==> job 4182: inputs <==
==> flow/design.v <==
`timescale 1ns / 1ps
module button_debounce (
    input clk,        
    input rst,        
    input button_in,  
    output reg button_out  
);
    parameter integer DEBOUNCE_TIME = 200; 
    reg [19:0] counter;
    reg button_state;
    always @(posedge clk or posedge rst) begin
        if (rst) begin
            counter <= 0;
            button_state <= 0;
            button_out <= 0;
        end else begin
            if (button_in != button_state) begin
                counter <= counter + 1;
                if (counter >= DEBOUNCE_TIME) begin
                    button_state <= button_in;
                    button_out <= button_in;
                    counter <= 0;
                end
            end else begin
                counter <= 0;
            end
        end
    end
endmodule
`timescale 1ns / 1ps
module operatorremainder(
    input [35:0] n,
    output reg is_multiple
);
	parameter DIVISOR = 20000;
	reg [35:0] temp;
	reg [35:0] quotient;
	reg [35:0] remainder;
	integer i;
	always @(*) begin
        temp = n;
        quotient = 0;
        remainder = 0;
        for (i = 35; i >= 0; i = i - 1) begin
            quotient = (quotient << 1) | (temp[i] ? 1'b1 : 1'b0);
            if (quotient >= DIVISOR) begin
                quotient = quotient - DIVISOR;
                remainder = (remainder << 1) | 1'b1;
            end else begin
                remainder = (remainder << 1);
            end
        end
        is_multiple = (quotient == 0);
    end
endmodule
`timescale 1ns / 1ps
module ClockTest(
	input clk,
	input rst,
	input btn,
	output reg [6:0] seg,  
	output reg [3:0] an,
	output reg buttons_pressed, 
	output reg buttons_released 
);
	wire is_divisible;  
   reg [7:0] counter;  
   reg [35:0] cnt;	 
   wire buttons_out;
	reg buttons_out_prev;
   wire [6:0] segments [15:0];  
	reg [3:0] ones;  
   reg [3:0] tens;  
	reg [3:0] s_ones;  
	reg [3:0] s_tens;  
   reg [6:0] refresh_counter;  
   reg refresh_flag;	 
   reg [7:0] clk_display;  
      assign segments[0] = 7'b1000000;   
      assign segments[1] = 7'b1111001;   
      assign segments[2] = 7'b0100100;   
      assign segments[3] = 7'b0110000;   
      assign segments[4] = 7'b0011001;   
      assign segments[5] = 7'b0010010;   
      assign segments[6] = 7'b0000010;   
      assign segments[7] = 7'b1111000;   
      assign segments[8] = 7'b0000000;   
      assign segments[9] = 7'b0010000;   
      assign segments[10] = 7'b0001000;  
      assign segments[11] = 7'b0000011;  
      assign segments[12] = 7'b1000110;  
      assign segments[13] = 7'b0100001;  
      assign segments[14] = 7'b0000110;  
      assign segments[15] = 7'b0001110;  
   button_debounce debounce (
		.clk(clk),
		.rst(rst),
		.button_in(btn),
		.button_out(buttons_out)
   );
   operatorremainder remainder (
        .n(cnt),
        .is_multiple(is_divisible)
    );
   always @ (posedge clk or posedge rst) begin
      if (rst) begin  
         cnt <= 0;
         counter <= 0;
			ones <= 0;
			tens <= 0;
			s_ones <= 0;
			s_tens <= 0;
			clk_display <= 0;
			buttons_out_prev <= 0;
			buttons_pressed <= 0;
			buttons_released <= 0;
      end else begin
			if(cnt == 1_200_000 -1) begin 
				cnt <= 0;
				ones <= 0;
				tens <= 0;
				s_ones <= 0;
				s_tens <= 0;
				clk_display <= 0;
			end else begin
			if (is_divisible) begin 
				if(clk_display == 60) begin
					s_ones <= 0;
					s_tens <= 0;
				end else begin
					clk_display <= clk_display+1;
					if(s_ones == 9) begin
						s_ones <= 0;
						s_tens <= s_tens + 1;
					end else begin
						s_ones <= s_ones + 1;
					end
				end
			end
			buttons_out_prev <= buttons_out;
			buttons_pressed <= (buttons_out & ~buttons_out_prev);	  
			buttons_released <= (~buttons_out & buttons_out_prev);  
			if (buttons_pressed) begin
				if (ones == 9) begin
					ones <= 0;
					if (tens == 9) begin
						tens <= 0;
					end else begin
						tens <= tens + 1;
					end
				end else begin
				ones <= ones + 1;
				end
			end
			cnt <= cnt + 1;
         end   
      end
   end
	always @(posedge clk or posedge rst) begin
		if (rst) begin
			refresh_counter <= 0;
			refresh_flag <= 0;
		end else begin
		refresh_counter <= refresh_counter + 1;
		if (refresh_counter == 250) begin   
			refresh_counter <= 0;
			refresh_flag <= ~refresh_flag;
		end
		end
	end
	always @(posedge clk or posedge rst) begin
		if (rst) begin
			seg <= 7'b1111111;
			an <= 4'b1111;
		end else
		case (refresh_counter[6:5])
			2'b00: begin
				seg <= segments[ones];
				an <= 4'b1110; 
			end
			2'b01: begin
				seg <= segments[tens];
				an <= 4'b1101; 
			end
				2'b10: begin
				seg <= segments[s_ones];
				an <= 4'b1011; 
			end
				2'b11: begin
				seg <= segments[s_tens];
				an <= 4'b0111; 
			end
		endcase
end
endmodule
==> flow/run.sh <==
#!/bin/bash
# the make line also repeats each setting of config.mk as NAME=value (left out here)
make -C /OpenROAD-flow-scripts/flow DESIGN_CONFIG=/design/flow/config.mk WORK_HOME=/design/flow/orfs CLKGATE_MAP_FILE= finish
==> flow/config.mk <==
export PLATFORM = sky130hd
export DESIGN_NAME = ClockTest
export DESIGN_NICKNAME = ClockTest
export VERILOG_FILES = /design/flow/design.v
export SDC_FILE = /design/flow/constraint.sdc
export NUM_CORES = 4
export LEC_CHECK = 0
export ABC_AREA = 1
export CAP_MARGIN = 20
export CELL_PAD_IN_SITES_DETAIL_PLACEMENT = 0
export CELL_PAD_IN_SITES_GLOBAL_PLACEMENT = 0
export CORE_ASPECT_RATIO = 0.89
export CORE_MARGIN = 2
export CORE_UTILIZATION = 72
export CTS_CLUSTER_DIAMETER = 75
export CTS_CLUSTER_SIZE = 24
export GPL_ROUTABILITY_DRIVEN = 1
export MAX_ROUTING_LAYER = met4
export PLACE_DENSITY_LB_ADDON = 0.27
export SETUP_SLACK_MARGIN = 3.43
export SLEW_MARGIN = 20
==> flow/constraint.sdc <==
create_clock -name core_clock -period 25.6 [get_ports {clk}]
set_input_delay 5.1200 -clock core_clock [delete_from_list [all_inputs] [get_ports {clk}]]
set_output_delay 5.1200 -clock core_clock [all_outputs]
set_load 0.01 [all_outputs]
==> inputs of job 7058, as changes to job 4182 <==
CORE_ASPECT_RATIO = not set   (was 0.89)
CTS_CLUSTER_DIAMETER = 236   (was 75)
CTS_CLUSTER_SIZE = 80   (was 24)
GPL_ROUTABILITY_DRIVEN = 0   (was 1)
HOLD_SLACK_MARGIN = -0.1   (was not set)
PLACE_DENSITY_LB_ADDON = 0.01   (was 0.27)
SETUP_SLACK_MARGIN = 3.34   (was 3.43)
TNS_END_PERCENT = 5   (was not set)
==> results <==
In synthesized cell count, job 4182 and job 7058 do not differ.
Area after synthesis is the same in job 4182 and job 7058.
In die area, job 4182 and job 7058 hardly differ.
Job 7058 completed without violations. Job 4182 never finished: it broke off in 5_1_grt with GRT-0232.
==> figures <==
Outcome: job 4182 did not finish; job 7058 finished clean
Stage where the flow stopped: job 4182 5_1_grt; job 7058 -
Area of the core: job 4182 47400 um2; job 7058 47600 um2
Initial standard-cell utilization of the core: job 4182 0.733; job 7058 0.729
Yosys cell count: job 4182 5661; job 7058 5661
Final HPWL DP: job 4182 77800 um; job 7058 77500 um
Post-cts resize count: job 4182 153; job 7058 143
CTS root buffer: job 4182 sky130_fd_sc_hd__clkbuf_16; job 7058 sky130_fd_sc_hd__clkbuf_16
Die ar.: job 4182 50000 um2; job 7058 50000 um2
Placed Instances: job 4182 6260; job 7058 6285
Adders+Majority by Area: job 4182 0.0130; job 7058 0.0130
Die X-Extent: job 4182 237 um; job 7058 224 um
Cell area after placement: job 4182 35000 um2; job 7058 35200 um2
Post-place setup slack: job 4182 -0.864 ns; job 7058 -0.793 ns
Chip Height: job 4182 211 um; job 7058 224 um
Postcts setup bufs: job 4182 141; job 7058 125
Placement Rows: job 4182 75; job 7058 80
